==> flow/design.v <==
module hbridgecontroller(
input PCLK, 				 
input PRESERN, 				 
input PSEL, 				 
input PENABLE, 				 
output wire PREADY, 		 
output wire PSLVERR,		 
input PWRITE,				 
input [31:0] PADDR,			 
input wire [31:0] PWDATA,	 
output reg [31:0] PRDATA,	 
output reg motor1_pwm,
output reg motor2_pwm,
output reg [1:0] motor1_ctrl,
output reg [1:0] motor2_ctrl
); 
assign PSLVERR = 0;
assign PREADY = 1;
wire write_enable = (PENABLE && PWRITE && PSEL);
wire read_enable = (!PWRITE && PSEL); 
wire M1CTRL_WRITE = write_enable && (PADDR[15:0] == 16'h0000);
wire M1CTRL_READ = read_enable && (PADDR[15:0] == 16'h0000);
wire M2CTRL_WRITE = write_enable && (PADDR[15:0] == 16'h0004);
wire M2CTRL_READ = read_enable && (PADDR[15:0] == 16'h0004);
wire M1SPEED_WRITE = write_enable && (PADDR[15:0] == 16'h0008);
wire M1SPEED_READ = read_enable && (PADDR[15:0] == 16'h0008);
wire M2SPEED_WRITE = write_enable && (PADDR[15:0] == 16'h000c);
wire M2SPEED_READ = read_enable && (PADDR[15:0] == 16'h000c);
reg [31:0] counter;
parameter PWM_PERIOD = 200000;   
reg [31:0] M1_duty, M2_duty;
reg [31:0] M1_duty_v, M2_duty_v;
always @(posedge PCLK)
begin
    if (!PRESERN) counter = 0;
    else if (counter >= PWM_PERIOD) counter = 0;
    else counter = counter + 1;
    if (counter < M1_duty && M1_duty > (PWM_PERIOD >> 4)) motor1_pwm <= 1;
    else motor1_pwm <= 0;
    if (counter < M2_duty && M2_duty > (PWM_PERIOD >> 4)) motor2_pwm <= 1;
    else motor2_pwm <= 0;
end
always @(posedge PCLK)
begin
    M1_duty_v = M1_duty;
    M2_duty_v = M2_duty;
	if(!PRESERN)
	begin
        M1_duty_v = 0;
        M2_duty_v = 0;
        motor1_ctrl = 2'b10;
        motor2_ctrl = 2'b10;
    end
    if (M1CTRL_WRITE)
    begin
        if (PWDATA != 0) motor1_ctrl = 2'b01;
        else motor1_ctrl = 2'b10;
    end
    else if (M1CTRL_READ)
    begin
        if (motor1_ctrl == 2'b10) PRDATA = 1;
        else PRDATA = 0;
    end
    if (M2CTRL_WRITE)
    begin
        if (PWDATA != 0) motor2_ctrl = 2'b01;
        else motor2_ctrl = 2'b10;
    end
    else if (M2CTRL_READ)
    begin
        if (motor2_ctrl == 2'b10) PRDATA = 1;
        else PRDATA = 0;
    end
    else if (M1SPEED_WRITE) 
    begin
        M1_duty_v = (PWM_PERIOD * PWDATA[15:0]) >> 8;
        if (M1_duty_v > PWM_PERIOD) M1_duty_v = PWM_PERIOD;
    end
    else if (M1SPEED_READ) PRDATA = ( M1_duty_v / PWM_PERIOD );
    else if (M2SPEED_WRITE) 
    begin
        M2_duty_v = (PWM_PERIOD * PWDATA[15:0]) >> 8;
        if (M2_duty_v > PWM_PERIOD) M2_duty_v = PWM_PERIOD;
    end
    else if (M2SPEED_READ) PRDATA = ( M2_duty_v / PWM_PERIOD );
    M1_duty <= M1_duty_v;
    M2_duty <= M2_duty_v;
end
endmodule
==> flow/run.sh <==
#!/bin/bash
# the make line also repeats each setting of config.mk as NAME=value (left out here)
make -C /OpenROAD-flow-scripts/flow DESIGN_CONFIG=/design/flow/config.mk WORK_HOME=/design/flow/orfs CLKGATE_MAP_FILE= finish
==> flow/config.mk <==
export PLATFORM = sky130hd
export DESIGN_NAME = hbridgecontroller
export DESIGN_NICKNAME = hbridgecontroller
export VERILOG_FILES = /design/flow/design.v
export SDC_FILE = /design/flow/constraint.sdc
export NUM_CORES = 4
export LEC_CHECK = 0
export CAP_MARGIN = 20
export CORE_MARGIN = 2
export CORE_UTILIZATION = 72
export CTS_CLUSTER_SIZE = 42
export SETUP_SLACK_MARGIN = 3.61
export SLEW_MARGIN = 20
==> flow/constraint.sdc <==
create_clock -name core_clock -period 18.6 [get_ports {PCLK}]
set_input_delay 3.7200 -clock core_clock [delete_from_list [all_inputs] [get_ports {PCLK}]]
set_output_delay 3.7200 -clock core_clock [all_outputs]
set_load 0.01 [all_outputs]
==> summary.txt, run 1 <==
run results: Core Region=0.0235 mm^2, Mapped Cells=between 2k and 2.5k, yosys stat chip area=roughly 0.017 mm^2, Yosys Warn Count=1, Post-synth EDFFs=0, DIE WIDTH=159 um, Dominant cell area share=0.155, area leader, netlist=dfxtp_1, xor/xnor share=0.0597, Sink Count=134, die height=159 um, mux share=0.0315, ys cells=approximately 2.3k, synthesized area per cell=7.65 um^2, Post-Syn Area=0.0174 mm^2, CTS Root Cell=clkbuf_16, Tot GR Track Use=0.694, total grt overflow=1, Ports=109, status=aborted with a tool error, share of flip-flops with an asynchronous set or reset=0, Final GP Congestion=1.00, adder share=0.174, Synth Area in Compound Gates=0.275, DPL Wire Length=39,900 um, pre-CTS setup slack=0.200 ns, flops & latches, synth=134, last stage reached=5_1_grt, H-tree depth=4, I/O Buffers=90, first error=[ERROR GRT-0116] Global routing finished with congestion. Check the congestion regions in the DRC Viewer., most common cell in the synthesized netlist=inv_1, most frequent cells after synthesis=inv_1, nand2_1, nor2_1, Clock Tree Buf Depth=2, number of CTS-inserted buffers=17, Cell Type Count=around 130, Die Area=0.0254 mm^2, Site Rows=56, Logic family by area=AND-OR/OR-AND gates, Basic Gates by Area=0.242, post-synthesis sequential area ratio=0.155, biggest area cells=dfxtp_1, ha_1, fa_1, inv_1, o21ai_0, fp_density=0.738, ys flop type=dfxtp_1
[per-layer routing]
layer / overflow / track usage
met1: 0 / 0.704
met2: 0 / 0.917
met3: 0 / 0.461
met4: 1 / 0.686
met5: 0 / 0.174
[repair_timing]
action                                  CTS
setup buffers                           156
endpoints found under the setup margin    4
pin swaps                               117
cloned                                    1
hold buffers                              0
gates resized                           341
[metrics by stage]
stage / cell area [um^2] / hold slack [ns] / instances
after floorplan: 17800 / 0.453 / 2313
after global placement: 19100 / 0.422 / 2706
after detailed placement: 19100 / 0.441 / 2706
after CTS: 22400 / 0.451 / 2895
==> run 2: changes to the inputs <==
Settings changed: ABC_AREA set to 1, CORE_ASPECT_RATIO set to 1.57, CORE_UTILIZATION 72 to 67, CTS_CLUSTER_DIAMETER set to 52, CTS_CLUSTER_SIZE 42 to 76, SETUP_SLACK_MARGIN 3.61 to 0.76.
Clock period 18.6 ns to 14.8 ns, I/O delays scaled along.
==> summary.txt, run 2 <==
flow finished, numbers: Tmin final=16.09 ns, clock network power share=0.317, setup violators final=3, Tot GR Track Use=0.347, Bufs and invs on worst path=17, final tally of hold violations=0, Fmax=0.0622 GHz, WS Path Type=input pin to flop, Tcrit/Tclk final=1.09, die height=206 um (was 159 um), 1st-iter DRT viols=1,463, H-tree depth=4 (unchanged), Max-Cap Viols=0, biggest area cells=dfxtp_1, ha_1, nand2_1, inv_1, nand2_4 (was dfxtp_1, ha_1, fa_1, inv_1, o21ai_0), share of flip-flops with an asynchronous set or reset=0 (unchanged), Setup crit end=PRDATA[0], Die Area=0.0274 mm^2 (was 0.0254 mm^2), DPL Wire Length=38,500 um (was 39,900 um), Max IR drop VDD=95.0 uV, via count=around 20k, xor/xnor share=0.0395 (was 0.0597), diodes inserted=0, Synth Area in Compound Gates=0.100 (was 0.275), Clock Latency Late Sink=0.45 ns, wirelength, routed=roughly 60,000 um, power in the clock group=434 uW, first-pass GRT wire length=78,000 um, critical hold path startpoint=PRDATA[31], total grt overflow=0, fin. max-slew vios=0, Leak=12.7 nW, ys cells=2,471 (was 2,271), WHS Endpoint=PRDATA[31], Site Rows=74 (was 56), Ports=109 (unchanged), Basic Gates by Area=0.409 (was 0.242), adder share=0.169 (was 0.174), Core Region=0.0258 mm^2 (was 0.0235 mm^2), R2R setup slack=a little under 2 ns, synthesized area per cell=7.07 um^2 (was 7.65 um^2), Clock Tree Buf Depth=2 (unchanged), ANT nets after route=0, storage element area=0.00268 mm^2, final net count=between 3k and 4k, Post-Syn Area=0.0175 mm^2 (was 0.0174 mm^2), initial antenna violation count=0, setup ws final=-1.29 ns, R2R depth=116, # fillers=1,252, CP Launch Type=input pin, WL/cell=17.4 um, fp_density=0.676 (was 0.738), P_comb=around 570 uW, arrival time at the worst endpoint=about 16 ns, I/O Buffers=90 (unchanged), Setup crit start=PADDR[11], Mapped Cells=2,471 (was 2,271), worst-path fanout max=8, Clock Pin Slew Worst Setup and Hold Paths=~0.06 ns, combinational share of power=0.418, yosys stat chip area=0.0175 mm^2 (was 0.0174 mm^2), sw power=~530 uW, drt first pass iters=10, area grow syn2layout=32.9%, Worst R2R Start=M1_duty[24], Top pwr grp=combinational cells, Final GP Congestion=0.973 (was 1.00), ys flop type=dfxtp_1 (unchanged), post-route design area=0.0232 mm^2, pin count of the biggest net entering global routing=48, most frequent cells after synthesis=nand2_1, inv_1, nand3_1 (was inv_1, nand2_1, nor2_1), WP data required=15.18 ns, CTS Hold Bufs=0 (unchanged), mux share=0.00193 (was 0.0315), Yosys Warn Count=1 (unchanged), seq pwr=363 uW, post-synthesis sequential area ratio=0.154 (was 0.155), status=complete, but fails checks (was aborted with a tool error), most frequent CP cell=nand2_4, WHS Path Cells=2, area leader, netlist=dfxtp_1 (unchanged), Logic family by area=simple AND/OR/NAND/NOR gates (was AND-OR/OR-AND gates), tool warning count=58, CP top delay family=simple AND/OR/NAND/NOR gates, dpl cell area=0.0212 mm^2 (was 0.0191 mm^2), Reg2Reg Capture Point=PRDATA[0], RSZ-0062 raised after global routing=yes, setup TNS=-2.65 ns, Layout Check Fails=setup timing, Crit path largest cell delay=between 0.4 and 0.5 ns, DIE WIDTH=133 um (was 159 um), Slew @ Worst Pin=around 1.1 ns, logic area=0.0134 mm^2, flops & latches, synth=134 (unchanged), Worst setup EP type=flop, via/cell ratio=5.82, Rel. slew slack=0.259, most common cell in the synthesized netlist=nand2_1 (was inv_1), Dominant cell area share=0.154 (was 0.155), Flop pwr share=0.265, number of CTS-inserted buffers=17 (unchanged), power density over the cells=just under 60 mW/mm^2, Switching Fraction=0.385, total power=1.37 mW, number of global-route vias before repair=18.0k, CTS Root Cell=clkbuf_16 (unchanged), Post-synth EDFFs=0 (unchanged), CTS tree=yes, Cell Type Count=82 (was 132), Sink Count=134 (unchanged), CP max stage cell=clkdlybuf4s50_1, Setup Skew=just over 0.009 ns, Internal=between 800 and 900 uW, CP Depth=120, HP Class=flop to flop, DRC violations left=0
-- run 2: stage by stage --
| step | hold slack, ns | worst slack (ns) | util | cells |
|---|---|---|---|---|
| after floorplan | 0.447 | 0.658 | - | 2513 |
| after global placement | 0.430 | -0.370 | 0.819 | 3233 |
| after detailed placement | 0.434 | -0.634 | 0.819 | 3233 |
| after CTS | 0.444 | -0.181 | 0.844 | 3268 |
| after global routing | 0.461 | -1.90 | 0.899 | 3360 |
| final | 0.445 | -1.29 | 0.899 | 3360 |
-- run 2: layout make-up --
type	instances	share of cell area
repair buffers	516	0.186
clock inverters	13	0.00695
inverters	447	0.0761
clock buffers	19	0.0186
well taps	342	0.0184
multi-input cells	1889	0.579
flip-flops and latches	134	0.116
-- run 2: layer usage --
layer,up-vias,wire length (um),GRT usage
met5,-,0,0
met4,0,5370,0.221
met3,480,3480,0.0449
met2,1114,30600,0.702
met1,9062,19000,0.321
li1,8897,-,-
-- run 2: repair_timing --
action / in CTS / in global routing
setup buffers: 3 / 83
hold endpoints to repair: 0 / 0
setup endpoints to repair: 3 / 4
resized: 3 / 158
pin swaps: 2 / 96
cloned: 0 / 9
==> run 3: changes to the inputs <==
Settings changed: ABC_AREA 1 to not set, CORE_ASPECT_RATIO 1.57 to not set, CORE_UTILIZATION 67 to 72, CTS_CLUSTER_DIAMETER 52 to not set, CTS_CLUSTER_SIZE 76 to 41, SETUP_SLACK_MARGIN 0.76 to not set.
Clock period 14.8 ns to 15.2 ns, I/O delays scaled along.
==> summary.txt, run 3 <==
run results: status=aborted with a tool error (was complete, but fails checks), last stage reached=4_1_cts, first error=[ERROR DPL-0038] Utilization greater than 100%, impossible to legalize, ys cells=2,271 (was 2,471), flops & latches, synth=134 (unchanged), ys flop type=dfxtp_1 (unchanged), Synth Area in Compound Gates=0.275 (was 0.100), Site Rows=56 (was 74), most frequent cells after synthesis=inv_1, nand2_1, nor2_1 (was nand2_1, inv_1, nand3_1), DPL Wire Length=60,700 um (was 38,500 um), Logic family by area=AND-OR/OR-AND gates (was simple AND/OR/NAND/NOR gates), share of flip-flops with an asynchronous set or reset=0 (unchanged), Post-Syn Area=0.0174 mm^2 (was 0.0175 mm^2), yosys stat chip area=0.0174 mm^2 (was 0.0175 mm^2), mux share=0.0315 (was 0.00193), biggest area cells=dfxtp_1, ha_1, fa_1, inv_1, o21ai_0 (was dfxtp_1, ha_1, nand2_1, inv_1, nand2_4), die height=159 um (was 206 um), I/O Buffers=90 (unchanged), Die Area=0.0254 mm^2 (was 0.0274 mm^2), xor/xnor share=0.0597 (was 0.0395), fp_density=0.738 (was 0.676), DIE WIDTH=159 um (was 133 um), pre-CTS setup slack=-2.09 ns (was -0.634 ns), Ports=109 (unchanged), area leader, netlist=dfxtp_1 (unchanged), Cell Type Count=132 (was 82), synthesized area per cell=7.65 um^2 (was 7.07 um^2), most common cell in the synthesized netlist=inv_1 (was nand2_1), post-synthesis sequential area ratio=0.155 (was 0.154), Core Region=0.0235 mm^2 (was 0.0258 mm^2), Yosys Warn Count=1 (unchanged), Dominant cell area share=0.155 (was 0.154), Post-synth EDFFs=0 (unchanged), Basic Gates by Area=0.242 (was 0.409), adder share=0.174 (was 0.169), Mapped Cells=2,271 (was 2,471), Final GP Congestion=1.13 (was 0.973)
## run 3: stage by stage
stage | power [mW] | instance area [um^2] | std cells
floorplan | 0.764 | 17800 | 2313
global placement | 0.877 | 22500 | 3145
detailed placement | 0.960 | 22500 | 3145
==> run 4: changes to the inputs <==
Settings changed: CORE_UTILIZATION 72 to 71, CTS_CLUSTER_SIZE 41 to 32.
Clock period 15.2 ns to 16.3 ns, I/O delays scaled along.
==> summary.txt, run 4 <==
run results: status=aborted with a tool error (unchanged), last stage reached=5_1_grt (was 4_1_cts), first error=[ERROR GRT-0116] Global routing finished with congestion. Check the congestion regions in the DRC Viewer. (was [ERROR DPL-0038] Utilization greater than 100%, impossible to legalize), fp_density=0.718 (was 0.738), xor/xnor share=0.0597 (unchanged), most frequent cells after synthesis=inv_1, nand2_1, nor2_1 (unchanged), Site Rows=57 (was 56), H-tree depth=4, Tot GR Track Use=0.806, share of flip-flops with an asynchronous set or reset=0 (unchanged), Placed Instances=3,099 (was 3,145), dpl cell area=0.0219 mm^2 (was 0.0225 mm^2), biggest area cells=dfxtp_1, ha_1, fa_1, inv_1, o21ai_0 (unchanged), most common cell in the synthesized netlist=inv_1 (unchanged), CTS Hold Bufs=0, Clock Tree Buf Depth=2, total grt overflow=approximately 140, Post-Syn Area=0.0174 mm^2 (unchanged), DPL Wire Length=49,500 um (was 60,700 um), Sink Count=134, yosys stat chip area=0.0174 mm^2 (unchanged), CTS Root Cell=clkbuf_16, number of CTS-inserted buffers=17, ys cells=2,271 (unchanged), DIE WIDTH=160 um (was 159 um), ys flop type=dfxtp_1 (unchanged), mux share=0.0315 (unchanged), die height=160 um (was 159 um), post-synthesis sequential area ratio=0.155 (unchanged), flops & latches, synth=134 (unchanged), Basic Gates by Area=0.242 (unchanged), Logic family by area=AND-OR/OR-AND gates (unchanged), Dominant cell area share=0.155 (unchanged), Die Area=0.0257 mm^2 (was 0.0254 mm^2), area leader, netlist=dfxtp_1 (unchanged), Ports=109 (unchanged), Core Region=0.0242 mm^2 (was 0.0235 mm^2), Synth Area in Compound Gates=0.275 (unchanged), adder share=0.174 (unchanged), synthesized area per cell=7.65 um^2 (unchanged), I/O Buffers=90 (unchanged), Final GP Congestion=1.08 (was 1.13), Post-synth EDFFs=0 (unchanged), Mapped Cells=2,271 (unchanged), Cell Type Count=132 (unchanged), Yosys Warn Count=1 (unchanged)
run 4: per-layer routing:
| metal | GRT overflow | GRT usage |
|---|---|---|
| met5 | 0 | 0.377 |
| met4 | 56 | 0.858 |
| met3 | 1 | 0.648 |
| met2 | 76 | 0.977 |
| met1 | 4 | 0.778 |
run 4: metrics by stage:
stage	setup slack [ns]	util	hold WS, ns
4_1_cts	0.00131	0.948	0.461
3_3_place_gp	-0.498	0.905	0.427
3_5_place_dp	-1.03	0.905	0.443
2_1_floorplan	0.0547	-	0.453
run 4: timing repair:
action	4_1_cts
pin swaps	25
gates resized	70
cloned	0
setup endpoints to repair	2
setup buffers	15
==> run 5: changes to the inputs <==
Settings changed: CORE_UTILIZATION 71 to 51, CTS_CLUSTER_SIZE 32 to not set.
Clock period 16.3 ns to 21.2 ns, I/O delays scaled along.
==> summary.txt, run 5 <==
flow finished, numbers: Setup crit start=PADDR[5], Logic family by area=AND-OR/OR-AND gates (unchanged), via/cell ratio=6.08, met2 WL=21,600 um, R2R setup slack=about 5.5 ns, Bufs and invs on worst path=3, CTS tree=yes, CP top delay family=AND-OR/OR-AND gates, CTS Hold Bufs=0 (unchanged), status=finished clean (was aborted with a tool error), P_comb=between 300 and 400 uW, diodes inserted=0, area grow syn2layout=12.1%, Placed Instances=2,800 (was 3,099), die height=189 um (was 160 um), final cell count without fillers=2,832, buffer count from post-CTS setup fixing=0 (was 15), CP Depth=51, Sink Count=134 (unchanged), post-synthesis sequential area ratio=0.155 (unchanged), 1st-iter DRT viols=1,210, Dominant cell area share=0.155 (unchanged), ANT nets after route=0, number of CTS-inserted buffers=17 (unchanged), combinational share of power=0.411, tool warning count=54, count of cells resized by post-cts repair=0 (was 70), Top pwr grp=combinational cells, DRC violations left=0, WP data required=~22 ns, Yosys Warn Count=1 (unchanged), fin. max-slew vios=0, Flop pwr share=0.270, DIE WIDTH=189 um (was 160 um), seq pwr=253 uW, RSZ-0062 raised after global routing=no, Slew @ Worst Pin=0.919 ns, initial antenna violation count=0, wire length on met1=approximately 24,000 um, dpl cell area=0.0188 mm^2 (was 0.0219 mm^2), R2R depth=49, DPL Wire Length=39,700 um (was 49,500 um), CTS Root Cell=clkbuf_16 (unchanged), Ports=109 (unchanged), fp_density=0.518 (was 0.718), via count=17.2k, final tally of hold violations=0, I/O Buffers=90 (unchanged), Leak=between 7 and 8 nW, Internal=582 uW, Synth Area in Compound Gates=0.275 (unchanged), ys flop type=dfxtp_1 (unchanged), drt first pass iters=7, most frequent cells after synthesis=inv_1, nand2_1, nor2_1 (unchanged), Crit path largest cell delay=0.72 ns, Finished Core Util=0.581, met3 WL=2910 um, Clock Pin Slew Worst Setup and Hold Paths=0.08 ns, Worst R2R Start=M1_duty[29], Rel. slew slack=0.382, share of flip-flops with an asynchronous set or reset=0 (unchanged), Post-Syn Area=0.0174 mm^2 (unchanged), post-route design area=0.0195 mm^2, most frequent CP cell=nor2_1, xor/xnor share=0.0597 (unchanged), WHS Path Cells=2, max layer used=met4, HP Class=flop to flop, setup violators final=0, yosys stat chip area=0.0174 mm^2 (unchanged), Switching Fraction=0.380, Site Rows=67 (was 57), worst-path fanout max=15, Setup Skew=0.0214 ns, Worst setup EP type=flop, critical hold path startpoint=PRDATA[9], wirelength, routed=49,300 um, arrival time at the worst endpoint=20.30 ns, ys cells=2,271 (unchanged), Max-Cap Viols=0, Tmin final=19.96 ns, WHS Endpoint=PRDATA[9], Fmax=0.0501 GHz, Basic Gates by Area=0.242 (unchanged), area leader, netlist=dfxtp_1 (unchanged), Mapped Cells=2,271 (unchanged), adder share=0.174 (unchanged), H-tree depth=4 (unchanged), Tcrit/Tclk final=0.942, total grt overflow=0, Clock Tree Buf Depth=2 (unchanged), sw power=roughly 360 uW, final net count=2,649, hold slack=approximately 0.44 ns, Post-synth EDFFs=0 (unchanged), Setup crit end=PRDATA[0], Clock Latency Late Sink=~0.44 ns, pin count of the biggest net entering global routing=57, mux share=0.0315 (unchanged), Reg2Reg Capture Point=PRDATA[0], most common cell in the synthesized netlist=inv_1 (unchanged), flops & latches, synth=134 (unchanged), synthesized area per cell=7.65 um^2 (unchanged), CP max stage cell=nand4_1, Die Area=0.0355 mm^2 (was 0.0257 mm^2), Final GP Congestion=0.977 (was 1.08), clock network power share=0.319, power density over the cells=48.2 mW/mm^2, Tot GR Track Use=0.277, CP Launch Type=input pin, biggest area cells=dfxtp_1, ha_1, fa_1, inv_1, o21ai_0 (unchanged), power in the clock group=300 uW, Core Region=0.0335 mm^2 (was 0.0242 mm^2), Max IR drop VDD=81.9 uV, Cell Type Count=132 (unchanged), WL/cell=17.4 um, # fillers=3,239, first-pass GRT wire length=81,700 um, WS Path Type=input pin to flop, setup TNS=0 ns, number of global-route vias before repair=16.3k
==> run 5: layer usage <==
layer  up-vias  global-route usage
met5         -                   0
met1      8097               0.392
li1       8551                   -
met2       500               0.440
met4         0              0.0631
met3        58              0.0447
==> run 5: final cells by class <==
| cell class | count | area, um^2 | area share |
|---|---|---|---|
| sequential | 134 | 2680 | 0.138 |
| clock buffer | 17 | 425 | 0.0218 |
| tap | 448 | 561 | 0.0288 |
| multi-input combinational | 1908 | 13800 | 0.709 |
| inverter | 188 | 706 | 0.0362 |
| timing repair buffer | 122 | 1140 | 0.0585 |
| clock inverter | 15 | 159 | 0.00816 |
==> run 5: per-stage QoR <==
stage                     total power, mW  setup slack, ns
final                               0.939             1.24
after global routing                 1.01           0.0169
after CTS                           0.946             1.27
after detailed placement            0.642            0.828
after global placement              0.638            0.953
after floorplan                     0.547             3.86
==> run 6: changes to the inputs <==
Settings changed: CORE_UTILIZATION 51 to 40, CTS_CLUSTER_DIAMETER set to 264, CTS_CLUSTER_SIZE set to 35, TNS_END_PERCENT set to 15.
Clock period 21.2 ns to 30.0 ns, I/O delays scaled along.
==> summary.txt, run 6 <==
flow finished, numbers: post-route design area=0.0195 mm^2 (about the same), WL/cell=17.3 um (was 17.4 um), fp_density=0.404 (was 0.518), most frequent cells after synthesis=inv_1, nand2_1, nor2_1 (unchanged), power in the clock group=212 uW (was 300 uW), Sink Count=134 (unchanged), Internal=415 uW (was 582 uW), dpl cell area=0.0189 mm^2 (was 0.0188 mm^2), Dominant cell area share=0.155 (unchanged), sw power=236 uW (was 356 uW), Setup crit end=PRDATA[0] (unchanged), Bufs and invs on worst path=3 (unchanged), Cell Type Count=132 (unchanged), Final GP Congestion=0.890 (was 0.977), R2R depth=47 (was 49), P_comb=260 uW (was 386 uW), first-pass GRT wire length=83,600 um (was 81,700 um), final cell count without fillers=2,951 (was 2,832), seq pwr=179 uW (was 253 uW), buffer count from post-CTS setup fixing=0 (unchanged), combinational share of power=0.399 (was 0.411), via/cell ratio=5.82 (was 6.08), Finished Core Util=0.453 (was 0.581), count of cells resized by post-cts repair=0 (unchanged), Rel. slew slack=0.343 (was 0.382), Post-Syn Area=0.0174 mm^2 (unchanged), most frequent CP cell=xnor2_1 (was nor2_1), mux share=0.0315 (unchanged), Clock Tree Buf Depth=2 (unchanged), diodes inserted=0 (unchanged), # fillers=4,393 (was 3,239), setup violators final=0 (unchanged), area grow syn2layout=12.2% (was 12.1%), number of global-route vias before repair=16.1k (was 16.3k), Post-synth EDFFs=0 (unchanged), Max-Cap Viols=0 (unchanged), Top pwr grp=combinational cells (unchanged), Ports=109 (unchanged), HP Class=flop to flop (unchanged), worst-path fanout max=35 (was 15), Tcrit/Tclk final=0.798 (was 0.942), CP max stage cell=o21ai_1 (was nand4_1), Flop pwr share=0.275 (was 0.270), power density over the cells=33.4 mW/mm^2 (was 48.2 mW/mm^2), DIE WIDTH=212 um (was 189 um), biggest area cells=dfxtp_1, ha_1, fa_1, inv_1, o21ai_0 (unchanged), DRC violations left=0 (unchanged), Clock Latency Late Sink=0.44 ns (about the same), RSZ-0062 raised after global routing=no (unchanged), post-synthesis sequential area ratio=0.155 (unchanged), Clock Pin Slew Worst Setup and Hold Paths=0.07 ns (was 0.08 ns), Site Rows=76 (was 67), I/O Buffers=90 (unchanged), ys flop type=dfxtp_1 (unchanged), Yosys Warn Count=1 (unchanged), most common cell in the synthesized netlist=inv_1 (unchanged), WS Path Type=input pin to flop (unchanged), Core Region=0.0430 mm^2 (was 0.0335 mm^2), die height=212 um (was 189 um), pre-CTS setup slack=5.86 ns (was 0.828 ns), total grt overflow=0 (unchanged), drt first pass iters=5 (was 7), Logic family by area=AND-OR/OR-AND gates (unchanged), synthesized area per cell=7.65 um^2 (unchanged), Synth Area in Compound Gates=0.275 (unchanged), Crit path largest cell delay=0.73 ns (was 0.72 ns), area leader, netlist=dfxtp_1 (unchanged), Mapped Cells=2,271 (unchanged), wirelength, routed=51,200 um (was 49,300 um), CP top delay family=AND-OR/OR-AND gates (unchanged), setup ws final=6.06 ns (was 1.24 ns), critical hold path startpoint=PRDATA[9] (unchanged), Placed Instances=2,919 (was 2,800), final net count=2,631 (was 2,649), status=finished clean (unchanged), fin. max-slew vios=0 (unchanged), ys cells=2,271 (unchanged), CTS tree=yes (unchanged), Switching Fraction=0.362 (was 0.380), Setup crit start=PADDR[3] (was PADDR[5]), tool warning count=53 (was 54), WHS Path Cells=2 (unchanged), pin count of the biggest net entering global routing=77 (was 57), share of flip-flops with an asynchronous set or reset=0 (unchanged), Worst R2R Start=M1_duty[29] (unchanged), setup TNS=0 ns (unchanged), initial antenna violation count=0 (unchanged), CP Launch Type=input pin (unchanged), Tmin final=23.94 ns, CTS Hold Bufs=0 (unchanged), CTS Root Cell=clkbuf_16 (unchanged), Basic Gates by Area=0.242 (unchanged), Slew @ Worst Pin=0.981 ns (was 0.919 ns), arrival time at the worst endpoint=24.25 ns (was 20.30 ns), xor/xnor share=0.0597 (unchanged), 1st-iter DRT viols=1,127 (was 1,210), Leak=7.60 nW (was 7.70 nW), yosys stat chip area=0.0174 mm^2 (unchanged), adder share=0.174 (unchanged), WHS Endpoint=PRDATA[9] (unchanged), H-tree depth=4 (unchanged), number of CTS-inserted buffers=17 (unchanged), via count=17.2k (about the same), clock network power share=0.325 (was 0.319), DPL Wire Length=41,000 um (was 39,700 um), Setup Skew=0.0154 ns (was 0.0214 ns), Fmax=0.0418 GHz, ANT nets after route=0 (unchanged), Reg2Reg Capture Point=PRDATA[0] (unchanged), final tally of hold violations=0 (unchanged), flops & latches, synth=134 (unchanged), R2R setup slack=12.29 ns (was 5.48 ns), Worst setup EP type=flop (unchanged), Die Area=0.0451 mm^2 (was 0.0355 mm^2), Max IR drop VDD=28.4 uV (was 81.9 uV), Tot GR Track Use=0.228 (was 0.277), WP data required=30.31 ns (was 21.53 ns), CP Depth=50 (was 51)
-- run 6: metrics by stage --
stage | power, mW | hold WS, ns
global placement | 0.442 | 0.424
global route | 0.703 | 0.470
detailed placement | 0.444 | 0.432
floorplan | 0.387 | 0.453
finish | 0.650 | 0.439
CTS | 0.659 | 0.442
-- run 6: layout make-up --
cell class	instances	area (um^2)	area share
flip-flops and latches	134	2680	0.138
clock buffers	19	453	0.0233
clock inverters	13	136	0.00700
inverters	188	706	0.0362
multi-input cells	1908	13800	0.707
well taps	585	732	0.0376
repair buffers	104	1000	0.0514
-- run 6: layer usage --
layer | track usage | vias up | share of wire
met2 | 0.380 | 457 | 0.46
li1 | - | 8505 | -
met5 | 0 | - | 0
met4 | 0.0646 | 0 | 0.022
met1 | 0.313 | 8155 | 0.47
met3 | 0.0214 | 61 | 0.041
==> run 7: changes to the inputs <==
Settings changed: CELL_PAD_IN_SITES_DETAIL_PLACEMENT set to 2, CELL_PAD_IN_SITES_GLOBAL_PLACEMENT set to 0, CORE_MARGIN 2 to 3, CORE_UTILIZATION 40 to 67, CTS_CLUSTER_DIAMETER 264 to not set, CTS_CLUSTER_SIZE 35 to 59, GPL_TIMING_DRIVEN set to 1, PLACE_DENSITY_LB_ADDON set to 0.17, SETUP_SLACK_MARGIN set to 4.31, TNS_END_PERCENT 15 to not set.
Clock period 30.0 ns to 20.2 ns, I/O delays scaled along.
==> summary.txt, run 7 <==
run results: Post-Syn Area=0.0174 mm^2 (unchanged), fp_density=0.686 (was 0.404), Die Area=0.0279 mm^2 (was 0.0451 mm^2), Ports=109 (unchanged), Basic Gates by Area=0.242 (unchanged), flops & latches, synth=134 (unchanged), ys flop type=dfxtp_1 (unchanged), biggest area cells=dfxtp_1, ha_1, fa_1, inv_1, o21ai_0 (unchanged), Site Rows=58 (was 76), Core Region=0.0253 mm^2 (was 0.0430 mm^2), first error=Error: detail_place.tcl, 38 bad optional access, share of flip-flops with an asynchronous set or reset=0 (unchanged), I/O Buffers=90 (unchanged), adder share=0.174 (unchanged), Synth Area in Compound Gates=0.275 (unchanged), die height=167 um (was 212 um), Post-synth EDFFs=0 (unchanged), post-synthesis sequential area ratio=0.155 (unchanged), Cell Type Count=132 (unchanged), Mapped Cells=2,271 (unchanged), synthesized area per cell=7.65 um^2 (unchanged), xor/xnor share=0.0597 (unchanged), most common cell in the synthesized netlist=inv_1 (unchanged), Logic family by area=AND-OR/OR-AND gates (unchanged), Yosys Warn Count=1 (unchanged), Final GP Congestion=1.03 (was 0.890), status=aborted with a tool error (was finished clean), Dominant cell area share=0.155 (unchanged), DIE WIDTH=167 um (was 212 um), mux share=0.0315 (unchanged), ys cells=2,271 (unchanged), yosys stat chip area=0.0174 mm^2 (unchanged), area leader, netlist=dfxtp_1 (unchanged), most frequent cells after synthesis=inv_1, nand2_1, nor2_1 (unchanged), last stage reached=3_5_place_dp
[run 7: stage by stage]
step	setup WS, ns	hold WS [ns]	power, mW	std cells	instance area, um^2
after floorplan	3.57	0.453	0.575	2313	17800
after global placement	0.760	0.427	0.656	2681	18900
==> run 8: changes to the inputs <==
Settings changed: CELL_PAD_IN_SITES_DETAIL_PLACEMENT 2 to not set, CELL_PAD_IN_SITES_GLOBAL_PLACEMENT 0 to not set, CORE_MARGIN 3 to 2, CORE_UTILIZATION 67 to 70, CTS_CLUSTER_SIZE 59 to 15, GPL_TIMING_DRIVEN 1 to not set, PLACE_DENSITY_LB_ADDON 0.17 to 0.04, SETUP_SLACK_MARGIN 4.31 to not set.
Clock period 20.2 ns to 15.4 ns, I/O delays scaled along.
==> summary.txt, run 8 <==
run results: Mapped Cells=2,271 (unchanged), Dominant cell area share=0.155 (unchanged), yosys stat chip area=0.0174 mm^2 (unchanged), area leader, netlist=dfxtp_1 (unchanged), Yosys Warn Count=1 (unchanged), DIE WIDTH=161 um (was 167 um), ys cells=2,271 (unchanged), xor/xnor share=0.0597 (unchanged), Synth Area in Compound Gates=0.275 (unchanged), synthesized area per cell=7.65 um^2 (unchanged), mux share=0.0315 (unchanged), most common cell in the synthesized netlist=inv_1 (unchanged), Post-synth EDFFs=0 (unchanged), share of flip-flops with an asynchronous set or reset=0 (unchanged), status=aborted with a tool error (unchanged), biggest area cells=dfxtp_1, ha_1, fa_1, inv_1, o21ai_0 (unchanged), Final GP Congestion=1.13 (was 1.03), first error=[ERROR DPL-0038] Utilization greater than 100%, impossible to legalize (was Error: detail_place.tcl, 38 bad optional access), most frequent cells after synthesis=inv_1, nand2_1, nor2_1 (unchanged), pre-CTS setup slack=-1.88 ns, Basic Gates by Area=0.242 (unchanged), ys flop type=dfxtp_1 (unchanged), last stage reached=4_1_cts (was 3_5_place_dp), adder share=0.174 (unchanged), Logic family by area=AND-OR/OR-AND gates (unchanged), flops & latches, synth=134 (unchanged), I/O Buffers=90 (unchanged), Die Area=0.0261 mm^2 (was 0.0279 mm^2), Ports=109 (unchanged), post-synthesis sequential area ratio=0.155 (unchanged), dpl cell area=0.0226 mm^2, Cell Type Count=132 (unchanged), fp_density=0.714 (was 0.686), die height=161 um (was 167 um), Core Region=0.0243 mm^2 (was 0.0253 mm^2), Post-Syn Area=0.0174 mm^2 (unchanged), DPL Wire Length=56,400 um, Site Rows=57 (was 58)
[run 8: stage by stage]
stage	power, mW	TNS (ns)	hold WS (ns)	cells
floorplan	0.754	-0.354	0.453	2313
detailed placement	0.969	-4.26	0.443	3177
global placement	0.866	-2.12	0.433	3177
==> run 9: changes to the inputs <==
Settings changed: ABC_AREA set to 1, CORE_UTILIZATION 70 to 72, CTS_CLUSTER_DIAMETER set to 374, CTS_CLUSTER_SIZE 15 to 99, PLACE_DENSITY set to 0.36, PLACE_DENSITY_LB_ADDON 0.04 to not set, TNS_END_PERCENT set to 15.
Clock period 15.4 ns to 5.71 ns, I/O delays scaled along.
==> summary.txt, run 9 <==
run results: pre-CTS setup slack=-8.68 ns (was -1.88 ns), most common cell in the synthesized netlist=nand2_1 (was inv_1), flops & latches, synth=134 (unchanged), Dominant cell area share=0.154 (was 0.155), DIE WIDTH=160 um (was 161 um), yosys stat chip area=0.0175 mm^2 (was 0.0174 mm^2), adder share=0.169 (was 0.174), Synth Area in Compound Gates=0.100 (was 0.275), mux share=0.00193 (was 0.0315), status=aborted with a tool error (unchanged), Yosys Warn Count=1 (unchanged), most frequent cells after synthesis=nand2_1, inv_1, nand3_1 (was inv_1, nand2_1, nor2_1), Cell Type Count=82 (was 132), Final GP Congestion=0.927 (was 1.13), share of flip-flops with an asynchronous set or reset=0 (unchanged), post-synthesis sequential area ratio=0.154 (was 0.155), fp_density=0.740 (was 0.714), Post-synth EDFFs=0 (unchanged), xor/xnor share=0.0395 (was 0.0597), biggest area cells=dfxtp_1, ha_1, nand2_1, inv_1, nand2_4 (was dfxtp_1, ha_1, fa_1, inv_1, o21ai_0), last stage reached=4_1_cts (unchanged), ys flop type=dfxtp_1 (unchanged), Logic family by area=simple AND/OR/NAND/NOR gates (was AND-OR/OR-AND gates), Site Rows=56 (was 57), ys cells=2,471 (was 2,271), Basic Gates by Area=0.409 (was 0.242), Post-Syn Area=0.0175 mm^2 (was 0.0174 mm^2), Ports=109 (unchanged), I/O Buffers=90 (unchanged), DPL Wire Length=57,100 um (was 56,400 um), Die Area=0.0255 mm^2 (was 0.0261 mm^2), area leader, netlist=dfxtp_1 (unchanged), Core Region=0.0236 mm^2 (was 0.0243 mm^2), dpl cell area=0.0227 mm^2 (was 0.0226 mm^2), synthesized area per cell=7.07 um^2 (was 7.65 um^2), Mapped Cells=2,471 (was 2,271), first error=[ERROR DPL-0038] Utilization greater than 100%, impossible to legalize (unchanged), die height=160 um (was 161 um)
## run 9: through the flow
step | power, mW | cells | setup TNS, ns | util | hold WS [ns]
floorplan | 2.05 | 2513 | -62.51 | - | 0.447
global placement | 3.06 | 3387 | -90.64 | 0.960 | 0.431
detailed placement | 3.44 | 3387 | -130.30 | 0.960 | 0.445
==> run 10: changes to the inputs <==
Settings changed: CELL_PAD_IN_SITES_DETAIL_PLACEMENT set to 2, CELL_PAD_IN_SITES_GLOBAL_PLACEMENT set to 0, CORE_UTILIZATION 72 to 52, CTS_CLUSTER_DIAMETER 374 to 71, CTS_CLUSTER_SIZE 99 to not set, PLACE_DENSITY 0.36 to not set, PLACE_DENSITY_LB_ADDON set to 0.16, SETUP_SLACK_MARGIN set to -1.91, TNS_END_PERCENT 15 to not set.
Clock period 5.71 ns to 33.1 ns, I/O delays scaled along.
==> summary.txt, run 10 <==
run results: status=aborted with a tool error (unchanged), last stage reached=3_5_place_dp (was 4_1_cts), first error=[ERROR DPL-0033] detailed placement checks failed during check placement. (was [ERROR DPL-0038] Utilization greater than 100%, impossible to legalize), die height=187 um (was 160 um), Core Region=0.0333 mm^2 (was 0.0236 mm^2), yosys stat chip area=0.0175 mm^2 (unchanged), fp_density=0.525 (was 0.740), most common cell in the synthesized netlist=nand2_1 (unchanged), Site Rows=67 (was 56), Ports=109 (unchanged), Post-Syn Area=0.0175 mm^2 (unchanged), xor/xnor share=0.0395 (unchanged), Dominant cell area share=0.154 (unchanged), ys flop type=dfxtp_1 (unchanged), Logic family by area=simple AND/OR/NAND/NOR gates (unchanged), Synth Area in Compound Gates=0.100 (unchanged), I/O Buffers=90 (unchanged), Final GP Congestion=0.876 (was 0.927), post-synthesis sequential area ratio=0.154 (unchanged), biggest area cells=dfxtp_1, ha_1, nand2_1, inv_1, nand2_4 (unchanged), most frequent cells after synthesis=nand2_1, inv_1, nand3_1 (unchanged), synthesized area per cell=7.07 um^2 (unchanged), Basic Gates by Area=0.409 (unchanged), share of flip-flops with an asynchronous set or reset=0 (unchanged), flops & latches, synth=134 (unchanged), Die Area=0.0351 mm^2 (was 0.0255 mm^2), DIE WIDTH=187 um (was 160 um), adder share=0.169 (unchanged), Post-synth EDFFs=0 (unchanged), ys cells=2,471 (unchanged), Mapped Cells=2,471 (unchanged), area leader, netlist=dfxtp_1 (unchanged), Cell Type Count=82 (unchanged), Yosys Warn Count=1 (unchanged), mux share=0.00193 (unchanged)
==> run 10: stage by stage <==
step | std cells | hold slack [ns]
3_3_place_gp | 3005 | 0.430
2_1_floorplan | 2513 | 0.447
==> run 11: changes to the inputs <==
Settings changed: ABC_AREA 1 to not set, CELL_PAD_IN_SITES_DETAIL_PLACEMENT 2 to not set, CELL_PAD_IN_SITES_GLOBAL_PLACEMENT 0 to not set, CORE_ASPECT_RATIO set to 1.76, CORE_UTILIZATION 52 to 65, CTS_CLUSTER_DIAMETER 71 to 171, CTS_CLUSTER_SIZE set to 98, PLACE_DENSITY_LB_ADDON 0.16 to not set, SETUP_SLACK_MARGIN -1.91 to not set, TNS_END_PERCENT set to 5.
Clock period 33.1 ns to 30.0 ns, I/O delays scaled along.
==> summary.txt, run 11 <==
flow finished, numbers: status=finished clean (was aborted with a tool error), Die Area=0.0281 mm^2 (was 0.0351 mm^2), Sink Count=134, Site Rows=79 (was 67), Clock Tree Buf Depth=2, Clock Latency Late Sink=0.44 ns, combinational share of power=0.401, Tot GR Track Use=0.361, Basic Gates by Area=0.242 (was 0.409), Synth Area in Compound Gates=0.275 (was 0.100), total power=669 uW, Rel. slew slack=0.244, post-synthesis sequential area ratio=0.155 (was 0.154), P_comb=268 uW, Post-synth EDFFs=0 (unchanged), flops & latches, synth=134 (unchanged), logic area=around 0.014 mm^2, Ports=109 (unchanged), setup violators final=0, Post-Syn Area=0.0174 mm^2 (was 0.0175 mm^2), CP Launch Type=input pin, Final GP Congestion=0.920 (was 0.876), ANT nets after route=0, Clock Pin Slew Worst Setup and Hold Paths=0.07 ns, total grt overflow=0, worst-path fanout max=35, setup ws final=5.99 ns, pre-CTS setup slack=5.84 ns, fp_density=0.658 (was 0.525), Setup crit start=PADDR[3], Worst R2R Start=M1_duty[24], WP data required=30.32 ns, most common cell in the synthesized netlist=inv_1 (was nand2_1), R2R setup slack=12.06 ns, Leak=approximately 7.6 nW, biggest area cells=dfxtp_1, ha_1, fa_1, inv_1, o21ai_0 (was dfxtp_1, ha_1, nand2_1, inv_1, nand2_4), WS Path Type=input pin to flop, power in the clock group=222 uW, sw power=246 uW, critical hold path startpoint=PRDATA[11], storage element area=0.00268 mm^2, Switching Fraction=0.367, area leader, netlist=dfxtp_1 (unchanged), setup TNS=0 ns, power density over the cells=34.9 mW/mm^2, Bufs and invs on worst path=3, Tcrit/Tclk final=0.800, H-tree depth=4, Max IR drop VDD=about 50 uV, CP max stage cell=nor2_4, final tally of hold violations=0, seq pwr=179 uW, drt first pass iters=6, die height=221 um (was 187 um), tool warning count=55, yosys stat chip area=0.0174 mm^2 (was 0.0175 mm^2), DPL Wire Length=41,400 um, CTS Hold Bufs=0, final net count=about 2.6k, via/cell ratio=between 6 and 7, via count=17.7k, number of global-route vias before repair=approximately 17k, number of CTS-inserted buffers=17, buffer count from post-CTS setup fixing=0, clock network power share=0.331, Placed Instances=2,660, mux share=0.0315 (was 0.00193), diodes inserted=0, Crit path largest cell delay=0.80 ns, HP Class=flop to flop, pin count of the biggest net entering global routing=82, Max-Cap Viols=0, RSZ-0062 raised after global routing=no, arrival time at the worst endpoint=24.33 ns, WL/cell=between 15 and 20 um, share of flip-flops with an asynchronous set or reset=0 (unchanged), WHS Endpoint=PRDATA[11], R2R depth=48, Dominant cell area share=0.155 (was 0.154), ys flop type=dfxtp_1 (unchanged), final cell count without fillers=2,692, CTS tree=yes, DIE WIDTH=127 um (was 187 um), wirelength, routed=52,000 um, Reg2Reg Capture Point=PRDATA[0], Logic family by area=AND-OR/OR-AND gates (was simple AND/OR/NAND/NOR gates), Tmin final=24.01 ns, Fmax=approximately 0.042 GHz, Slew @ Worst Pin=1.13 ns, Mapped Cells=2,271 (was 2,471), CP top delay family=AND-OR/OR-AND gates, CTS Root Cell=clkbuf_16, initial antenna violation count=1, DRC violations left=0, Worst setup EP type=flop, adder share=0.174 (was 0.169), CP Depth=50, Yosys Warn Count=1 (unchanged), Flop pwr share=0.268, fin. max-slew vios=0, # fillers=2,167, Setup crit end=PRDATA[0], xor/xnor share=0.0597 (was 0.0395), Top pwr grp=combinational cells, ys cells=2,271 (was 2,471), first-pass GRT wire length=slightly above 80,000 um, count of cells resized by post-cts repair=0, I/O Buffers=90 (unchanged), most frequent cells after synthesis=inv_1, nand2_1, nor2_1 (was nand2_1, inv_1, nand3_1), area grow syn2layout=10.6%, Finished Core Util=0.728, WHS Path Cells=2, Core Region=0.0264 mm^2 (was 0.0333 mm^2), Internal=423 uW, Setup Skew=a little under 0.01 ns, 1st-iter DRT viols=between 1k and 1.5k, most frequent CP cell=xnor2_1, synthesized area per cell=7.65 um^2 (was 7.07 um^2), Cell Type Count=132 (was 82)
run 11: metrics by stage:
stage	hold slack (ns)	instance area [um^2]
finish	0.451	19200
floorplan	0.453	17500
global route	0.470	19200
global placement	0.435	18600
CTS	0.457	19200
detailed placement	0.441	18600
run 11: cell type report:
cell class                      count  share of cell area
Multi-Input combinational cell   1908               0.717
Sequential cell                   134               0.140
Timing Repair Buffer              106              0.0529
Inverter                          188              0.0367
Clock buffer                       17              0.0222
Tap cell                          324              0.0211
Clock inverter                     15              0.0106
run 11: per-layer routing:
metal,part of all wire,vias up,GRT usage
li1,-,8499,-
met4,0.079,2,0.262
met5,0.00025,-,0
met3,0.050,233,0.0571
met2,0.53,645,0.673
met1,0.35,8286,0.352
==> run 12: changes to the inputs <==
Settings changed: ABC_AREA set to 1, CAP_MARGIN 20 to 0, CORE_ASPECT_RATIO 1.76 to not set, CORE_UTILIZATION 65 to 72, CTS_CLUSTER_DIAMETER 171 to 400, CTS_CLUSTER_SIZE 98 to 99, TNS_END_PERCENT 5 to not set.
Clock period 30.0 ns to 14.2 ns, I/O delays scaled along.
==> summary.txt, run 12 <==
run results: Cell Type Count=82 (was 132), most frequent cells after synthesis=nand2_1, inv_1, nand3_1 (was inv_1, nand2_1, nor2_1), most common cell in the synthesized netlist=nand2_1 (was inv_1), status=aborted with a tool error (was finished clean), Synth Area in Compound Gates=0.100 (was 0.275), synthesized area per cell=7.07 um^2 (was 7.65 um^2), CTS Hold Bufs=0 (unchanged), Ports=109 (unchanged), mux share=0.00193 (was 0.0315), die height=160 um (was 221 um), ys cells=2,471 (was 2,271), H-tree depth=4 (unchanged), Die Area=0.0255 mm^2 (was 0.0281 mm^2), Sink Count=134 (unchanged), Tot GR Track Use=0.754, DIE WIDTH=160 um (was 127 um), CTS Root Cell=clkbuf_16 (unchanged), first error=[ERROR GRT-0116] Global routing finished with congestion. Check the congestion regions in the DRC Viewer., Core Region=0.0236 mm^2 (was 0.0264 mm^2), last stage reached=5_1_grt, ys flop type=dfxtp_1 (unchanged), Basic Gates by Area=0.409 (was 0.242), Yosys Warn Count=1 (unchanged), I/O Buffers=90 (unchanged), Mapped Cells=2,471 (was 2,271), flops & latches, synth=134 (unchanged), post-synthesis sequential area ratio=0.154 (was 0.155), total grt overflow=48, Post-Syn Area=0.0175 mm^2 (was 0.0174 mm^2), number of CTS-inserted buffers=17 (unchanged), Site Rows=56 (was 79), Post-synth EDFFs=0 (unchanged), xor/xnor share=0.0395 (was 0.0597), fp_density=0.740 (was 0.658), Final GP Congestion=0.912 (was 0.920), share of flip-flops with an asynchronous set or reset=0 (unchanged), yosys stat chip area=0.0175 mm^2 (was 0.0174 mm^2), Dominant cell area share=0.154 (was 0.155), dpl cell area=0.0213 mm^2 (was 0.0186 mm^2), DPL Wire Length=41,700 um (was 41,400 um), Logic family by area=simple AND/OR/NAND/NOR gates (was AND-OR/OR-AND gates), adder share=0.169 (was 0.174), biggest area cells=dfxtp_1, ha_1, nand2_1, inv_1, nand2_4 (was dfxtp_1, ha_1, fa_1, inv_1, o21ai_0), Clock Tree Buf Depth=2 (unchanged), area leader, netlist=dfxtp_1 (unchanged)
-- run 12: routing by layer --
metal,overflow,track usage
met4,22,0.743
met2,25,0.926
met5,0,0.284
met1,1,0.735
met3,0,0.628
-- run 12: what timing repair did --
action	CTS
buffers inserted	28
pin swaps	14
resized	42
cloned	8
endpoints found under the setup margin	3
-- run 12: metrics by stage --
step           setup slack [ns]  power, mW  std cells
3_3_place_gp             -0.800      0.949       3238
4_1_cts                  -0.650       1.55       3306
3_5_place_dp              -1.23       1.01       3238
2_1_floorplan             0.128      0.823       2513
==> run 13: changes to the inputs <==
Settings changed: CAP_MARGIN 0 to 20, CELL_PAD_IN_SITES_GLOBAL_PLACEMENT set to 3, CORE_UTILIZATION 72 to 23, CTS_CLUSTER_DIAMETER 400 to 386, CTS_CLUSTER_SIZE 99 to 47, PLACE_DENSITY set to 0.37.
Clock period 14.2 ns to 30.0 ns, I/O delays scaled along.
==> summary.txt, run 13 <==
flow finished, numbers: status=finished clean (was aborted with a tool error), Fmax=between 0.04 and 0.05 GHz, P_comb=295 uW, xor/xnor share=0.0395 (unchanged), Worst setup EP type=flop, setup violators final=0, Ports=109 (unchanged), count of cells resized by post-cts repair=0 (was 42), post-route design area=0.0200 mm^2, Bufs and invs on worst path=9, ANT nets after route=0, WS Path Type=input pin to flop, total grt overflow=0, WHS Path Cells=2, Post-synth EDFFs=0 (unchanged), final tally of hold violations=0, H-tree depth=4 (unchanged), biggest area cells=dfxtp_1, ha_1, nand2_1, inv_1, nand2_4 (unchanged), Cell Type Count=82 (unchanged), Flop pwr share=0.257, Clock Tree Buf Depth=2 (unchanged), via count=15.0k, via/cell ratio=between 4 and 5, CP max stage cell=nor2_2, first-pass GRT wire length=85,700 um, Reg2Reg Capture Point=PRDATA[0], area grow syn2layout=14.2%, Switching Fraction=0.416, DPL Wire Length=46,000 um (was 41,700 um), wire length on met1=28,300 um, Tmin final=21.52 ns, final cell count without fillers=3,570, flops & latches, synth=134 (unchanged), DRC violations left=0, worst-path fanout max=46, critical hold path startpoint=PRDATA[21], RSZ-0062 raised after global routing=no, Mapped Cells=2,471 (unchanged), Placed Instances=3,538 (was 3,238), buffer count from post-CTS setup fixing=0 (was 28), WHS Endpoint=PRDATA[21], R2R depth=~110, met3 WL=approximately 740 um, Yosys Warn Count=1 (unchanged), combinational share of power=0.424, most frequent CP cell=nand2_4, Internal=between 400 and 500 uW, Final GP Congestion=0.750 (was 0.912), fin. max-slew vios=0, drt first pass iters=5, mux share=0.00193 (unchanged), Logic family by area=simple AND/OR/NAND/NOR gates (unchanged), area leader, netlist=dfxtp_1 (unchanged), adder share=0.169 (unchanged), R2R setup slack=15.41 ns, sw power=290 uW, WP data required=between 30 and 40 ns, power in the clock group=223 uW, max layer used=met4, Rel. slew slack=0.292, Setup crit end=PRDATA[0], Finished Core Util=0.264, HP Class=flop to flop, dpl cell area=0.0194 mm^2 (was 0.0213 mm^2), Leak=10.3 nW, setup TNS=0 ns, Top pwr grp=combinational cells, die height=280 um (was 160 um), CP top delay family=simple AND/OR/NAND/NOR gates, arrival time at the worst endpoint=21.90 ns, pin count of the biggest net entering global routing=48, Setup crit start=PSEL, Die Area=0.0782 mm^2 (was 0.0255 mm^2), wirelength, routed=about 55,000 um, yosys stat chip area=0.0175 mm^2 (unchanged), Synth Area in Compound Gates=0.100 (unchanged), number of global-route vias before repair=15.1k, Post-Syn Area=0.0175 mm^2 (unchanged), Slew @ Worst Pin=1.05 ns, Site Rows=101 (was 56), total power=697 uW, Sink Count=134 (unchanged), Tcrit/Tclk final=0.717, CP Depth=~110, WL/cell=15.3 um, seq pwr=179 uW, CTS tree=yes, DIE WIDTH=280 um (was 160 um), clock network power share=0.319, most frequent cells after synthesis=nand2_1, inv_1, nand3_1 (unchanged), met2 WL=between 20,000 and 30,000 um, ys flop type=dfxtp_1 (unchanged), final net count=2,857, Setup Skew=about 0.017 ns, Basic Gates by Area=0.409 (unchanged), most common cell in the synthesized netlist=nand2_1 (unchanged), Max IR drop VDD=32.1 uV, post-synthesis sequential area ratio=0.154 (unchanged), Dominant cell area share=0.154 (unchanged), diodes inserted=0, synthesized area per cell=7.07 um^2 (unchanged), Clock Pin Slew Worst Setup and Hold Paths=~0.08 ns, fp_density=0.231 (was 0.740), ys cells=2,471 (unchanged), tool warning count=55, Crit path largest cell delay=0.56 ns, number of CTS-inserted buffers=17 (unchanged), share of flip-flops with an asynchronous set or reset=0 (unchanged), Clock Latency Late Sink=0.48 ns, Core Region=0.0756 mm^2 (was 0.0236 mm^2), power density over the cells=34.9 mW/mm^2, Worst R2R Start=M2_duty[24], initial antenna violation count=0, CP Launch Type=input pin, I/O Buffers=90 (unchanged), CTS Hold Bufs=0 (unchanged), Max-Cap Viols=0, Tot GR Track Use=0.143, 1st-iter DRT viols=589, CTS Root Cell=clkbuf_16 (unchanged)
run 13: through the flow:
stage | hold WS (ns) | setup WS [ns]
global route | 0.454 | 6.69
CTS | 0.446 | 8.06
finish | 0.441 | 8.48
detailed placement | 0.435 | 7.53
global placement | 0.431 | 7.50
floorplan | 0.447 | 12.77
run 13: final cells by class:
| cell class | instances | area [um^2] |
|---|---|---|
| clock buffers | 17 | 425 |
| clock inverters | 15 | 160 |
| fillers | 8407 | 55600 |
| inverters | 447 | 1760 |
| multi-input cells | 1881 | 12700 |
| flip-flops and latches | 134 | 2680 |
| well taps | 978 | 1220 |
| repair buffers | 98 | 956 |
run 13: metal layers:
metal  up-vias  track usage
met5         -            0
met4         0       0.0270
met3        19       0.0174
met2        83        0.237
met1      6906        0.199
li1       8026            -
==> run 14: changes to the inputs <==
Settings changed: ABC_AREA 1 to not set, CELL_PAD_IN_SITES_GLOBAL_PLACEMENT 3 to not set, CORE_UTILIZATION 23 to 65, CTS_CLUSTER_DIAMETER 386 to 30, CTS_CLUSTER_SIZE 47 to not set, PLACE_DENSITY 0.37 to not set.
Clock period 30.0 ns to 15.5 ns, I/O delays scaled along.
==> summary.txt, run 14 <==
run results: Ports=109 (unchanged), DPL Wire Length=48,200 um (was 46,000 um), die height=167 um (was 280 um), Synth Area in Compound Gates=0.275 (was 0.100), Die Area=0.0280 mm^2 (was 0.0782 mm^2), adder share=0.174 (was 0.169), yosys stat chip area=0.0174 mm^2 (was 0.0175 mm^2), CTS Hold Bufs=0 (unchanged), CTS Root Cell=clkbuf_16 (unchanged), H-tree depth=4 (unchanged), total grt overflow=19, area leader, netlist=dfxtp_1 (unchanged), Basic Gates by Area=0.242 (was 0.409), Cell Type Count=132 (was 82), Final GP Congestion=0.992 (was 0.750), post-synthesis sequential area ratio=0.155 (was 0.154), synthesized area per cell=7.65 um^2 (was 7.07 um^2), DIE WIDTH=167 um (was 280 um), Post-synth EDFFs=0 (unchanged), first error=[ERROR GRT-0232] Routing congestion too high. Check the congestion heatmap in the GUI., Placed Instances=3,192 (was 3,538), Tot GR Track Use=0.815, ys flop type=dfxtp_1 (unchanged), mux share=0.0315 (was 0.00193), most frequent cells after synthesis=inv_1, nand2_1, nor2_1 (was nand2_1, inv_1, nand3_1), last stage reached=5_1_grt, flops & latches, synth=134 (unchanged), Logic family by area=AND-OR/OR-AND gates (was simple AND/OR/NAND/NOR gates), biggest area cells=dfxtp_1, ha_1, fa_1, inv_1, o21ai_0 (was dfxtp_1, ha_1, nand2_1, inv_1, nand2_4), Sink Count=134 (unchanged), Dominant cell area share=0.155 (was 0.154), pre-CTS setup slack=-1.79 ns (was 7.53 ns), share of flip-flops with an asynchronous set or reset=0 (unchanged), Clock Tree Buf Depth=2 (unchanged), xor/xnor share=0.0597 (was 0.0395), most common cell in the synthesized netlist=inv_1 (was nand2_1), status=aborted with a tool error (was finished clean), ys cells=2,271 (was 2,471), fp_density=0.664 (was 0.231), Mapped Cells=2,271 (was 2,471), Site Rows=59 (was 101), I/O Buffers=90 (unchanged), Yosys Warn Count=1 (unchanged), number of CTS-inserted buffers=17 (unchanged), Post-Syn Area=0.0174 mm^2 (was 0.0175 mm^2), Core Region=0.0261 mm^2 (was 0.0756 mm^2)
[run 14: metal layers]
metal  overflow  GRT usage
met5          0      0.548
met1          1      0.799
met3          1      0.724
met4         11      0.796
met2          6      0.940
[run 14: timing repair]
item,in CTS
pin swaps,84
setup buffers,47
setup endpoints to repair,3
resized,213
[run 14: metrics by stage]
step                hold WS, ns  power, mW   util  area [um^2]  setup TNS (ns)
CTS                       0.457       1.38  0.934        24400         -0.0835
detailed placement        0.441      0.913  0.867        22700           -3.95
global placement          0.425      0.864  0.867        22700           -2.15
floorplan                 0.453      0.749      -        17700          -0.304
==> run 15: changes to the inputs <==
Settings changed: ABC_AREA set to 1, CAP_MARGIN 20 to 30, CELL_PAD_IN_SITES_DETAIL_PLACEMENT set to 1, CELL_PAD_IN_SITES_GLOBAL_PLACEMENT set to 1, CORE_UTILIZATION 65 to 52, CTS_CLUSTER_DIAMETER 30 to not set, CTS_CLUSTER_SIZE set to 17, HOLD_SLACK_MARGIN set to 0.29, PLACE_DENSITY set to 0.48, SLEW_MARGIN 20 to 10.
Clock period 15.5 ns to 18.2 ns, I/O delays scaled along.
==> summary.txt, run 15 <==
flow finished, numbers: Site Rows=67 (was 59), Mapped Cells=2,471 (was 2,271), ANT nets after route=0, H-tree depth=4 (unchanged), worst-path fanout max=17, diodes inserted=0, number of global-route vias before repair=17.3k, status=finished clean (was aborted with a tool error), CTS tree=yes, Max-Cap Viols=0, xor/xnor share=0.0395 (was 0.0597), biggest area cells=dfxtp_1, ha_1, nand2_1, inv_1, nand2_4 (was dfxtp_1, ha_1, fa_1, inv_1, o21ai_0), Setup crit end=PRDATA[0], WP data required=18.52 ns, area leader, netlist=dfxtp_1 (unchanged), Basic Gates by Area=0.409 (was 0.242), DRC violations left=0, tool warning count=~55, CP top delay family=simple AND/OR/NAND/NOR gates, DIE WIDTH=187 um (was 167 um), share of flip-flops with an asynchronous set or reset=0 (unchanged), DPL Wire Length=40,800 um (was 48,200 um), R2R setup slack=approximately 5 ns, ys cells=2,471 (was 2,271), dpl cell area=0.0189 mm^2 (was 0.0227 mm^2), area grow syn2layout=12.9%, fp_density=0.525 (was 0.664), number of CTS-inserted buffers=17 (unchanged), Worst setup EP type=flop, Slew @ Worst Pin=0.921 ns, Post-synth EDFFs=0 (unchanged), Synth Area in Compound Gates=0.100 (was 0.275), CP Launch Type=input pin, R2R depth=113, yosys stat chip area=0.0175 mm^2 (was 0.0174 mm^2), Clock Tree Buf Depth=2 (unchanged), Flop pwr share=0.265, 1st-iter DRT viols=631, most frequent CP cell=nand2_4, synthesized area per cell=7.07 um^2 (was 7.65 um^2), Placed Instances=3,025 (was 3,192), initial antenna violation count=0, final net count=2,896, Dominant cell area share=0.154 (was 0.155), first-pass GRT wire length=slightly above 80,000 um, WS Path Type=input pin to flop, Crit path largest cell delay=roughly 0.52 ns, pre-CTS setup slack=0.109 ns (was -1.79 ns), final cell count without fillers=3,079, Leak=10.5 nW, WHS Path Cells=2, drt first pass iters=6, Sink Count=134 (unchanged), pin count of the biggest net entering global routing=approximately 48, power density over the cells=56.5 mW/mm^2, logic area=0.0128 mm^2, Core Region=0.0333 mm^2 (was 0.0261 mm^2), Finished Core Util=0.593, post-synthesis sequential area ratio=0.154 (was 0.155), CTS Hold Bufs=0 (unchanged), Post-Syn Area=0.0175 mm^2 (was 0.0174 mm^2), Tot GR Track Use=0.282, setup ws final=1.09 ns, Clock Pin Slew Worst Setup and Hold Paths=0.06 ns, Fmax=0.0585 GHz, wirelength, routed=50,200 um, Logic family by area=simple AND/OR/NAND/NOR gates (was AND-OR/OR-AND gates), I/O Buffers=90 (unchanged), clock network power share=0.301, Internal=673 uW, mux share=0.00193 (was 0.0315), combinational share of power=0.434, arrival time at the worst endpoint=approximately 17 ns, Tmin final=17.11 ns, power in the clock group=335 uW, adder share=0.169 (was 0.174), ys flop type=dfxtp_1 (unchanged), CP max stage cell=clkdlybuf4s50_1, total grt overflow=0, seq pwr=295 uW, Top pwr grp=combinational cells, # fillers=4,433, Final GP Congestion=0.820 (was 0.992), setup violators final=0, WHS Endpoint=PRDATA[21], fin. max-slew vios=0, sw power=441 uW, Rel. slew slack=0.384, final tally of hold violations=0, via/cell ratio=5.31, Setup crit start=PSEL, Yosys Warn Count=1 (unchanged), most common cell in the synthesized netlist=nand2_1 (was inv_1), Ports=109 (unchanged), post-route design area=about 0.02 mm^2, flops & latches, synth=134 (unchanged), die height=187 um (was 167 um), WL/cell=16.3 um, P_comb=around 480 uW, Cell Type Count=82 (was 132), critical hold path startpoint=PRDATA[21], Worst R2R Start=M1_duty[24], CTS Root Cell=clkbuf_16 (unchanged), most frequent cells after synthesis=nand2_1, inv_1, nand3_1 (was inv_1, nand2_1, nor2_1), Max IR drop VDD=103 uV, Bufs and invs on worst path=13, Switching Fraction=0.396, storage element area=0.00268 mm^2, Reg2Reg Capture Point=PRDATA[0], Clock Latency Late Sink=0.43 ns, CP Depth=around 120, Tcrit/Tclk final=0.940, Die Area=0.0351 mm^2 (was 0.0280 mm^2), via count=16.3k, Setup Skew=0.00946 ns, HP Class=flop to flop
-- run 15: metrics by stage --
step                      setup TNS, ns  hold WS (ns)  total power, mW
after floorplan                       0         0.447            0.642
after CTS                             0         0.444             1.12
final                                 0         0.445             1.11
after global placement                0         0.430            0.752
after detailed placement              0         0.434            0.784
after global routing            -0.0863         0.465             1.19
-- run 15: final cells by class --
class | instances | area share
clock buffer | 19 | 0.0225
clock inverter | 13 | 0.00628
inverter | 447 | 0.0891
multi-input combinational | 1883 | 0.651
sequential | 134 | 0.136
tap | 448 | 0.0284
timing repair buffer | 135 | 0.0665
-- run 15: layer usage --
metal	up-vias	global-route usage	share of wire
met1	7935	0.337	0.43
li1	8113	-	-
met3	82	0.0261	0.022
met2	208	0.532	0.52
met4	0	0.0809	0.023
met5	-	0	0
-- run 15: repair_timing --
item                                    CTS  global route
endpoints found under the hold margin     0             0
endpoints found under the setup margin    0             2
gates resized                             0            17
setup buffers                             0            20
Power is estimated from default activity; no workload was simulated.
